## job 101
## top
module top(input clk, rst, ball_speed, serve_type, angle, bat_size, restart, start, en_color, auto, hard_mode, input[3:0] mode, max_score, input[8:0] adc, output sel, size, output sound, output [9:0] RED, GRN, BLU, output HSYNC, VSYNC, px_clk, blank);
Size in the first run: roughly 65 I/O pins, roughly 47000 µm² of cells after synthesis.
Settings: LEC_CHECK=0, ABC_AREA=1, CAP_MARGIN=35, CORE_MARGIN=2, CORE_UTILIZATION=37, PLACE_DENSITY_LB_ADDON=0.02, SETUP_SLACK_MARGIN=1.06, SLEW_MARGIN=40, TNS_END_PERCENT=15; clock period 5.56 ns.
run.sh (not shown) runs the stock make flow with config.mk's settings and CLKGATE_MAP_FILE=.
Ran to the end and failed final checks on setup timing: job 101.
diff inputs: job 101 => job 102
# job 101
export LEC_CHECK = 0
export ABC_AREA = 1
export CAP_MARGIN = 35
export CORE_MARGIN = 2
export CORE_UTILIZATION = 37
export PLACE_DENSITY_LB_ADDON = 0.02
export SETUP_SLACK_MARGIN = 1.06
export SLEW_MARGIN = 40
export TNS_END_PERCENT = 15
create_clock -name core_clock -period 5.56 [get_ports {clk}]
# job 102
export LEC_CHECK = 0
export ABC_AREA = 1
export CAP_MARGIN = 35
export CELL_PAD_IN_SITES_DETAIL_PLACEMENT = 0
export CELL_PAD_IN_SITES_GLOBAL_PLACEMENT = 2
export CORE_ASPECT_RATIO = 1.39
export CORE_MARGIN = 2
export CORE_UTILIZATION = 37
export GPL_ROUTABILITY_DRIVEN = 0
export GPL_TIMING_DRIVEN = 0
export PLACE_DENSITY_LB_ADDON = 0.02
export SETUP_SLACK_MARGIN = 1.06
export SLEW_MARGIN = 10
export TNS_END_PERCENT = 15
create_clock -name core_clock -period 5.56 [get_ports {clk}]
==> results <==
What the final checks of job 102 revealed, after a flow that finished every stage, was a layout that fails on setup timing. Job 102 ended up with a lower growth of design area from synthesis to finish than job 101 did. Compare job 102 and job 101 | power lower: job 102. Taking job 102 as 1.0, job 101 lands at 1.18 on width of the die. Delta (job 102 minus job 101): total power density per cell area shows an increase of about 10%, final area lost 14%, via count decreased about 7%, non-clock buffer count decreased 1190, first-pass GRT wire length went down by about 4%.
For job 103, these inputs were changed with respect to job 102:
# job 102
export LEC_CHECK = 0
export ABC_AREA = 1
export CAP_MARGIN = 35
export CELL_PAD_IN_SITES_DETAIL_PLACEMENT = 0
export CELL_PAD_IN_SITES_GLOBAL_PLACEMENT = 2
export CORE_ASPECT_RATIO = 1.39
export CORE_MARGIN = 2
export CORE_UTILIZATION = 37
export GPL_ROUTABILITY_DRIVEN = 0
export GPL_TIMING_DRIVEN = 0
export PLACE_DENSITY_LB_ADDON = 0.02
export SETUP_SLACK_MARGIN = 1.06
export SLEW_MARGIN = 10
export TNS_END_PERCENT = 15
create_clock -name core_clock -period 5.56 [get_ports {clk}]
# job 103
export LEC_CHECK = 0
export ABC_AREA = 1
export CAP_MARGIN = 35
export CELL_PAD_IN_SITES_DETAIL_PLACEMENT = 0
export CELL_PAD_IN_SITES_GLOBAL_PLACEMENT = 2
export CORE_ASPECT_RATIO = 0.65
export CORE_MARGIN = 7
export CORE_UTILIZATION = 37
export GPL_ROUTABILITY_DRIVEN = 1
export GPL_TIMING_DRIVEN = 0
export PLACE_DENSITY = 0.77
export SETUP_SLACK_MARGIN = 1.15
export SLEW_MARGIN = 20
export TNS_END_PERCENT = 35
create_clock -name core_clock -period 5.56 [get_ports {clk}]
### Flow results
Looking at cell area, job 103 sits 1100 µm² higher than job 102 does.
Max power across job 103 and job 102: job 103
Going from job 102 to job 103, worst hold slack shrank by 0.032 ns, largest driver fanout on the critical path grew by 5.
In the reports for job 103 and job 102, the smaller remaining max-slew budget at the tightest pin belongs to job 103.
[flow] job 103 | stages: complete | final checks: fail | reason: setup timing
diff inputs: job 103 => job 104
# job 103
export LEC_CHECK = 0
export ABC_AREA = 1
export CAP_MARGIN = 35
export CELL_PAD_IN_SITES_DETAIL_PLACEMENT = 0
export CELL_PAD_IN_SITES_GLOBAL_PLACEMENT = 2
export CORE_ASPECT_RATIO = 0.65
export CORE_MARGIN = 7
export CORE_UTILIZATION = 37
export GPL_ROUTABILITY_DRIVEN = 1
export GPL_TIMING_DRIVEN = 0
export PLACE_DENSITY = 0.77
export SETUP_SLACK_MARGIN = 1.15
export SLEW_MARGIN = 20
export TNS_END_PERCENT = 35
create_clock -name core_clock -period 5.56 [get_ports {clk}]
# job 104
export LEC_CHECK = 0
export ABC_AREA = 1
export CAP_MARGIN = 35
export CELL_PAD_IN_SITES_DETAIL_PLACEMENT = 0
export CELL_PAD_IN_SITES_GLOBAL_PLACEMENT = 2
export CORE_ASPECT_RATIO = 1.39
export CORE_MARGIN = 7
export CORE_UTILIZATION = 37
export GPL_ROUTABILITY_DRIVEN = 1
export GPL_TIMING_DRIVEN = 0
export PLACE_DENSITY = 0.77
export SLEW_MARGIN = 20
export TNS_END_PERCENT = 50
create_clock -name core_clock -period 5.56 [get_ports {clk}]
Findings:
Final checks on job 104, whose flow otherwise completed, came back failing, citing setup timing. Compared to job 103, job 104 has worst hold slack 0.017 ns higher. Going from job 103 to job 104, fmax grows by 0.43 MHz. A top routing layer in use of met5 is what job 103 shows, while met4 belongs to job 104. Sort job 104 and job 103 by minimum clock period after layout asc -> top: job 104. Non-clock buffer count, job 104 and job 103: smaller value in job 104.
What job 105 does differently from job 104 at the input level:
# job 104
export LEC_CHECK = 0
export ABC_AREA = 1
export CAP_MARGIN = 35
export CELL_PAD_IN_SITES_DETAIL_PLACEMENT = 0
export CELL_PAD_IN_SITES_GLOBAL_PLACEMENT = 2
export CORE_ASPECT_RATIO = 1.39
export CORE_MARGIN = 7
export CORE_UTILIZATION = 37
export GPL_ROUTABILITY_DRIVEN = 1
export GPL_TIMING_DRIVEN = 0
export PLACE_DENSITY = 0.77
export SLEW_MARGIN = 20
export TNS_END_PERCENT = 50
create_clock -name core_clock -period 5.56 [get_ports {clk}]
# job 105
export LEC_CHECK = 0
export ABC_AREA = 0
export CAP_MARGIN = 25
export CORE_MARGIN = 2
export CORE_UTILIZATION = 61
export SETUP_SLACK_MARGIN = -0.34
export SLEW_MARGIN = 20
export TNS_END_PERCENT = 35
create_clock -name core_clock -period 5.56 [get_ports {clk}]
## What came out
- Summary of job 105 over job 104: sequential power went up about 7%; routed metal-1 wirelength went up about 5%; sum of internal, switching and leakage power went up 0.12 mW; row count went down 48; number of setup violations in the final report went down 4.
- In job 105 relative to job 104, synthesis area per yosys had gone up by a little under 10%.
- The core of job 105 is more densely filled than that of job 104.
- Job 105: complete, dirty (setup timing)
- Job 105 vs job 104: slew of the pin with the lowest slew margin up in job 105

* * *

Starting RTL as in the previous note.
Settings: LEC_CHECK=0, ABC_AREA=1, CAP_MARGIN=25, CORE_MARGIN=2, CORE_UTILIZATION=72, CTS_CLUSTER_DIAMETER=371, CTS_CLUSTER_SIZE=53, PLACE_DENSITY_LB_ADDON=0.06, SETUP_SLACK_MARGIN=0.74, SLEW_MARGIN=5, TNS_END_PERCENT=5; clock period 2.5 ns.
The baseline aborted during detailed placement.
Next try:
CAP_MARGIN = 20   (was 25)
CORE_UTILIZATION = 56   (was 72)
CTS_CLUSTER_DIAMETER = default   (was 371)
CTS_CLUSTER_SIZE = default   (was 53)
PLACE_DENSITY = 0.6   (was default)
PLACE_DENSITY_LB_ADDON = default   (was 0.06)
SETUP_SLACK_MARGIN = default   (was 0.74)
TNS_END_PERCENT = default   (was 5)
clock period = 7.07 ns   (was 2.5 ns; I/O delays follow)
This time the run produced a clean layout.
Area after synthesis is unchanged.
Die area came out higher by 28%.
Synthesized cell count is unchanged.

* * *

## run A
top again, from the RTL that the note above started with.
Settings: LEC_CHECK=0, ABC_AREA=1, CAP_MARGIN=25, CORE_MARGIN=2, CORE_UTILIZATION=72, CTS_CLUSTER_DIAMETER=371, CTS_CLUSTER_SIZE=57, PLACE_DENSITY_LB_ADDON=0.06, SETUP_SLACK_MARGIN=0.74, SLEW_MARGIN=10, TNS_END_PERCENT=5; clock period 2.5 ns.
Run A never completed, since it errored out during detailed placement.
Setup changes, run A to run B
==> flow/config.mk <==
export PLATFORM = sky130hd
export DESIGN_NAME = top
export DESIGN_NICKNAME = top
export VERILOG_FILES = /design/flow/design.v
export SDC_FILE = /design/flow/constraint.sdc
export NUM_CORES = 4
export LEC_CHECK = 0
export ABC_AREA = 1
export CAP_MARGIN = 25
export CORE_MARGIN = 2
export CORE_UTILIZATION = 37
export SETUP_SLACK_MARGIN = 1.06
export SLEW_MARGIN = 0
export TNS_END_PERCENT = 35
==> flow/constraint.sdc <==
create_clock -name core_clock -period 5.56 [get_ports {clk}]
set_input_delay 1.1120 -clock core_clock [delete_from_list [all_inputs] [get_ports {clk}]]
set_output_delay 1.1120 -clock core_clock [all_outputs]
set_load 0.01 [all_outputs]
Results
Status run B: flow complete, layout not clean - setup timing. Compared to run A, run B was floorplanned on a bigger die. Run A → run B: area figure in the yosys stat output held steady; final estimated routing congestion in global placement shrank by 17%.
Changes in run C relative to run B:
diff --git a/flow/config.mk b/flow/config.mk
--- a/flow/config.mk
+++ b/flow/config.mk
@@ -10 +10 @@
-export CORE_MARGIN = 2
+export CORE_MARGIN = 10
@@ -12 +12,4 @@
-export SETUP_SLACK_MARGIN = 1.06
+export CTS_CLUSTER_DIAMETER = 211
+export CTS_CLUSTER_SIZE = 71
+export PLACE_DENSITY = 0.95
+export SETUP_SLACK_MARGIN = -0.2
[summary]
Run C terminated abnormally: global routing reported GRT-0232.
Summary: with run B as the reference, die size in run C moved up by a little under 10%.
On die boundary height: run C sits above run B.
Run B → run C: worst slack at placement shows an increase of 0.10 ns, number of buffers created by CTS shows a reduction of 18.
Total placed instance area: run C and run B compared, higher one is run B
Compared with run B, in run C post-synthesis xor/xnor area fraction did not really move, post-synthesis async set-or-reset flop share has remained practically unchanged.
diff inputs: run C => run D
diff --git a/flow/config.mk b/flow/config.mk
--- a/flow/config.mk
+++ b/flow/config.mk
@@ -10,6 +10,5 @@
-export CORE_MARGIN = 10
-export CORE_UTILIZATION = 37
-export CTS_CLUSTER_DIAMETER = 211
-export CTS_CLUSTER_SIZE = 71
-export PLACE_DENSITY = 0.95
-export SETUP_SLACK_MARGIN = -0.2
+export CORE_MARGIN = 2
+export CORE_UTILIZATION = 72
+export CTS_CLUSTER_SIZE = 47
+export PLACE_DENSITY_LB_ADDON = 0.06
+export SETUP_SLACK_MARGIN = 0.74
==> flow/constraint.sdc <==
create_clock -name core_clock -period 2.5 [get_ports {clk}]
set_input_delay 0.5000 -clock core_clock [delete_from_list [all_inputs] [get_ports {clk}]]
set_output_delay 0.5000 -clock core_clock [all_outputs]
set_load 0.01 [all_outputs]
## What came out
Compare run C and run D | starting density of the core lower: run C
Run C -> run D: mean instance size in the synthesized netlist delta 0, exact match
Simple-gate share of the synthesized area: run D vs run C identical
Run D did not finish: a tool error stopped it during detailed placement.

* * *

build 41:
Starting RTL as in the previous note.
clock: 5.43 ns
lec_check: 0
abc_area: 1
cap_margin: 0
core_margin: 2
core_utilization: 67
cts_cluster_diameter: 209
setup_slack_margin: -0.41
slew_margin: 15
tns_end_percent: 35
Although build 41 finished all stages, its layout failed final checks on setup timing.
Inputs modified between build 41 and build 60:
- a change of TNS_END_PERCENT from 35 to 80
- a change of CORE_UTILIZATION from 67 to 72
- a change of the clock period (ns, I/O delays scaled along) from 5.43 to 6.44
==> comparison <==
Although build 60 finished all stages, its layout failed final checks on setup timing. Summary — data-path buffer share of cell area in the final layout, build 60 relative to build 41: lower, by 11 points. Looking at die height, build 60 sits about 3.5% lower than build 41 does. In the reports for build 41 and build 60, the smaller global-route usage over all layers belongs to build 60.
Input changes introduced in build 53 (baseline for comparison: build 60):
- clearing CTS_CLUSTER_DIAMETER, which used to be 209
- clearing SETUP_SLACK_MARGIN, which used to be -0.41
- putting PLACE_DENSITY at 0.6 where nothing was set
- swapping 15 for 20 in SLEW_MARGIN
- swapping 0 for 20 in CAP_MARGIN
- clearing TNS_END_PERCENT, which used to be 80
- swapping 6.44 for 14.0 in the clock period (ns, I/O delays scaled along)
Notes after the runs:
Diff build 60 -> build 53: HPWL after detailed placement rose by about 3%; post-detailed-routing wire length rose by 4.2%. Comparing build 53 and build 60, total number of nets in the final design is lower on build 53. Register-to-register slack on build 53 is ahead of build 60. Compared with build 60, the detailed router inserted fewer vias in build 53. Met3 usage: build 53 vs build 60 down 2.3 points. Relative to build 60, signed area change from the synthesized netlist to the final layout has gone down in build 53. In build 53, cell area after placement is lower than in build 60. Total power after layout: build 53 vs build 60 down 53%. Number of buffers inserted during clock tree synthesis in build 53 is 4.3% above build 60. Status for build 53 and build 60: clean finish in build 53 only. [build 60] flow finished | final checks: failed | reasons: setup timing. Fraction of area in registers was lower in build 60 than in build 53.
#### Input delta (build 29 over build 53)
- CORE_UTILIZATION changed from 72 to 61
- CTS_CLUSTER_SIZE newly set to 98
==> results <==
Taking build 53 as the reference, in build 29 met1 global-route usage decreased by 6.4 points relative to the old numbers, combinational gate area ~0 delta, overall die height has increased, final design area excluding fillers climbed 310 um2.
Compared with build 53, in build 29 layout-stage area growth over the synthesis result increased by 0.65 points relative to the old numbers; worst endpoint required time closely matched the old numbers.
## Diff of input files: build 18 against build 29
- clearing PLACE_DENSITY, which used to be 0.6
- clearing ABC_AREA, which used to be 1
- swapping 61 for 63 in CORE_UTILIZATION
- clearing CTS_CLUSTER_SIZE, which used to be 98
- putting MAX_ROUTING_LAYER at met4 where nothing was set
- swapping 14.0 for 13.3 in the clock period (ns, I/O delays scaled along)
--- outcome ---
Build 18 | stages: all done | timing, DRC, antenna: all pass. Build 18 gives more distinct cell type count of the synthesized netlist than build 29 did. | normalized max-slew margin | build 18 vs build 29 | 17 points lower |. From build 29 to build 18 the numbers moved as follows: global-route usage up 6.2 points; setup slack of the worst register-to-register path down 0.41 ns; maximum fanout count along the critical path has increased. Fraction of power spent switching nets: build 18 vs build 29 down 1.3 points. Taking build 29 as the reference, in build 18 overall power of the completed layout now larger; sum of met3 wire segment lengths after detailed routing now larger.

* * *

v6:
Starting RTL as in the previous note.
clock: 8.67 ns
lec_check: 0
abc_area: 1
cap_margin: 20
core_margin: 2
core_utilization: 62
cts_cluster_diameter: 24
cts_cluster_size: 48
gpl_routability_driven: 0
min_routing_layer: met2
place_density: 0.61
setup_slack_margin: 1.4
slew_margin: 20
Tool error GRT-0232 stopped v6 during 5_1_grt; no final results.
Setup changes, v6 to v7
- a deleted CTS_CLUSTER_SIZE that had been 48
- a change of SETUP_SLACK_MARGIN from 1.4 to 1.86
- a deleted MIN_ROUTING_LAYER that had been met2
- a deleted CTS_CLUSTER_DIAMETER that had been 24
- a change of CORE_UTILIZATION from 62 to 72
- a deleted GPL_ROUTABILITY_DRIVEN that had been 0
- a change of PLACE_DENSITY from 0.61 to 0.39
- a change of the clock period (ns, I/O delays scaled along) from 8.67 to 8.68
Results
v7 reached the end of the flow, and the finished layout is clean on the timing, design-rule and antenna checks. Against v6, v7 reports a placement row count that is lower. v7 vs v6 on number of CTS-inserted buffers: v7 is the lower one. v7 against v6: proportion of synthesized chip area in sequential cells saw little to no change; die size lost 14%.

* * *

Setup of lagoon:
top again, from the RTL that the note above started with.
make LEC_CHECK=0 ABC_AREA=1 CAP_MARGIN=25 CORE_MARGIN=2 CORE_UTILIZATION=72 CTS_CLUSTER_DIAMETER=371 CTS_CLUSTER_SIZE=47 PLACE_DENSITY_LB_ADDON=0.06 SETUP_SLACK_MARGIN=0.74 SLEW_MARGIN=0 TNS_END_PERCENT=5 finish   # period 2.5 ns
As the logs show, lagoon stopped at 3_5_place_dp after a tool error, so it never reached the end of the flow.
Changes in fjord relative to lagoon:
# lagoon
export LEC_CHECK = 0
export ABC_AREA = 1
export CAP_MARGIN = 25
export CORE_MARGIN = 2
export CORE_UTILIZATION = 72
export CTS_CLUSTER_DIAMETER = 371
export CTS_CLUSTER_SIZE = 47
export PLACE_DENSITY_LB_ADDON = 0.06
export SETUP_SLACK_MARGIN = 0.74
export SLEW_MARGIN = 0
export TNS_END_PERCENT = 5
create_clock -name core_clock -period 2.5 [get_ports {clk}]
# fjord
export LEC_CHECK = 0
export ABC_AREA = 1
export CAP_MARGIN = 20
export CORE_MARGIN = 2
export CORE_UTILIZATION = 13
export PLACE_DENSITY = 0.6
export SLEW_MARGIN = 20
create_clock -name core_clock -period 14.0 [get_ports {clk}]
[summary]
fjord has completed all stages; timing, DRC and antenna checks passed. Looking at total core area across fjord and lagoon, the one that comes out lower is lagoon. Between fjord and lagoon, the difference in number of synthesized flops with an enable pin is negligible. fjord: total number of placement rows 128 above lagoon. Going from lagoon to fjord, xor/xnor share of the synthesized area neither gained nor lost much; x dimension of the die picked up an extra 130%; die height picked up an extra 130%.
Here is what was changed in the inputs of zinc compared with fjord.
# fjord
export LEC_CHECK = 0
export ABC_AREA = 1
export CAP_MARGIN = 20
export CORE_MARGIN = 2
export CORE_UTILIZATION = 13
export PLACE_DENSITY = 0.6
export SLEW_MARGIN = 20
create_clock -name core_clock -period 14.0 [get_ports {clk}]
# zinc
export LEC_CHECK = 0
export CAP_MARGIN = 20
export CORE_MARGIN = 2
export CORE_UTILIZATION = 68
export CTS_CLUSTER_SIZE = 34
export SLEW_MARGIN = 20
create_clock -name core_clock -period 5.18 [get_ports {clk}]
Results
In zinc the implementation completed, yet the final layout does not meet the checks, the culprit being negative setup slack.
Of fjord and zinc, fjord shows the lower initial antenna violation count, with zinc above it.
Delta (zinc minus fjord): count of clock-buffer cells in the layout now smaller, total wirelength of the detailed-routed design shows an increase of about 22%, setup slack shows a reduction of 6.06 ns.
Compared with fjord, zinc ends up with more cell area.
Changes observed in zinc relative to fjord: total via count after detailed routing increased by 11,300 relative to the old numbers; synthesized cell area increased by 8.7% relative to the old numbers; global-route usage increased by 41 points relative to the old numbers; global-route wire length before repair increased by about 18% relative to the old numbers.
Between fjord and zinc, the placeable core region is higher for fjord.
The inputs of onyx differ from those of zinc as listed below.
# zinc
export LEC_CHECK = 0
export CAP_MARGIN = 20
export CORE_MARGIN = 2
export CORE_UTILIZATION = 68
export CTS_CLUSTER_SIZE = 34
export SLEW_MARGIN = 20
create_clock -name core_clock -period 5.18 [get_ports {clk}]
# onyx
export LEC_CHECK = 0
export CAP_MARGIN = 20
export CORE_MARGIN = 2
export CORE_UTILIZATION = 66
export CTS_CLUSTER_SIZE = 82
export SETUP_SLACK_MARGIN = 1.3
export SLEW_MARGIN = 20
create_clock -name core_clock -period 4.78 [get_ports {clk}]
Results
As the logs show, onyx stopped at 5_1_grt after a tool error, so it never reached the end of the flow.
Re synthesized cell count: no difference whatsoever between zinc and onyx.
onyx vs zinc: overall die width up slightly
As far as post-synth design cell area goes, zinc and onyx are indistinguishable; the numbers are identical.
Summary — setup slack after placement, onyx relative to zinc: lower, by 0.21 ns.
Between onyx and zinc, the die size is higher for onyx.
What xenon does differently from onyx at the input level:
# onyx
export LEC_CHECK = 0
export CAP_MARGIN = 20
export CORE_MARGIN = 2
export CORE_UTILIZATION = 66
export CTS_CLUSTER_SIZE = 82
export SETUP_SLACK_MARGIN = 1.3
export SLEW_MARGIN = 20
create_clock -name core_clock -period 4.78 [get_ports {clk}]
# xenon
export LEC_CHECK = 0
export ABC_AREA = 1
export CAP_MARGIN = 20
export CORE_MARGIN = 2
export CORE_UTILIZATION = 40
export PLACE_DENSITY = 0.6
export SLEW_MARGIN = 20
create_clock -name core_clock -period 8.61 [get_ports {clk}]
Notes after the runs:
xenon completed; timing, DRC and antenna clean. No final results exist for onyx, since it was stopped by error ODB-0269 during 5_1_grt. Compared with onyx, xenon shows a instance count of the mapped netlist that is 7.7% higher. Against onyx, post-place setup slack in xenon came out better. Note that the vertical die dimension recorded for onyx amounts to 0.814 times the value seen in xenon. | share of synthesized area spent on multiplexers | higher: onyx |. Taking onyx as 1.0, xenon lands at 0.879 on weighted congestion reported at the end of routability-driven placement. Diff xenon and onyx: total cells reported by yosys after synthesis higher in xenon. Synthesized area for xenon is lower than for onyx. Die size (xenon vs. onyx) increases by more than half. Summary of the comparison: number of distinct library cells after synthesis is lower in xenon, relative to onyx. Yosys-reported design area after synthesis: xenon vs onyx down about 8%.
[inputs] quartz vs xenon
# xenon
export LEC_CHECK = 0
export ABC_AREA = 1
export CAP_MARGIN = 20
export CORE_MARGIN = 2
export CORE_UTILIZATION = 40
export PLACE_DENSITY = 0.6
export SLEW_MARGIN = 20
create_clock -name core_clock -period 8.61 [get_ports {clk}]
# quartz
export LEC_CHECK = 0
export ABC_AREA = 1
export CAP_MARGIN = 20
export CORE_MARGIN = 2
export CORE_UTILIZATION = 40
export PLACE_DENSITY = 0.6
export SLEW_MARGIN = 20
create_clock -name core_clock -period 10.0 [get_ports {clk}]
### Flow results
- Across xenon and quartz, the outcome is the same: a clean finish for every run.
- Between xenon and quartz, the post-route standard cell area excluding fillers figures differ only marginally.
- Average cell area after synthesis came out exactly the same in xenon and quartz.
- quartz has more setup slack than xenon.
Power is estimated from default activity; no workload was simulated.
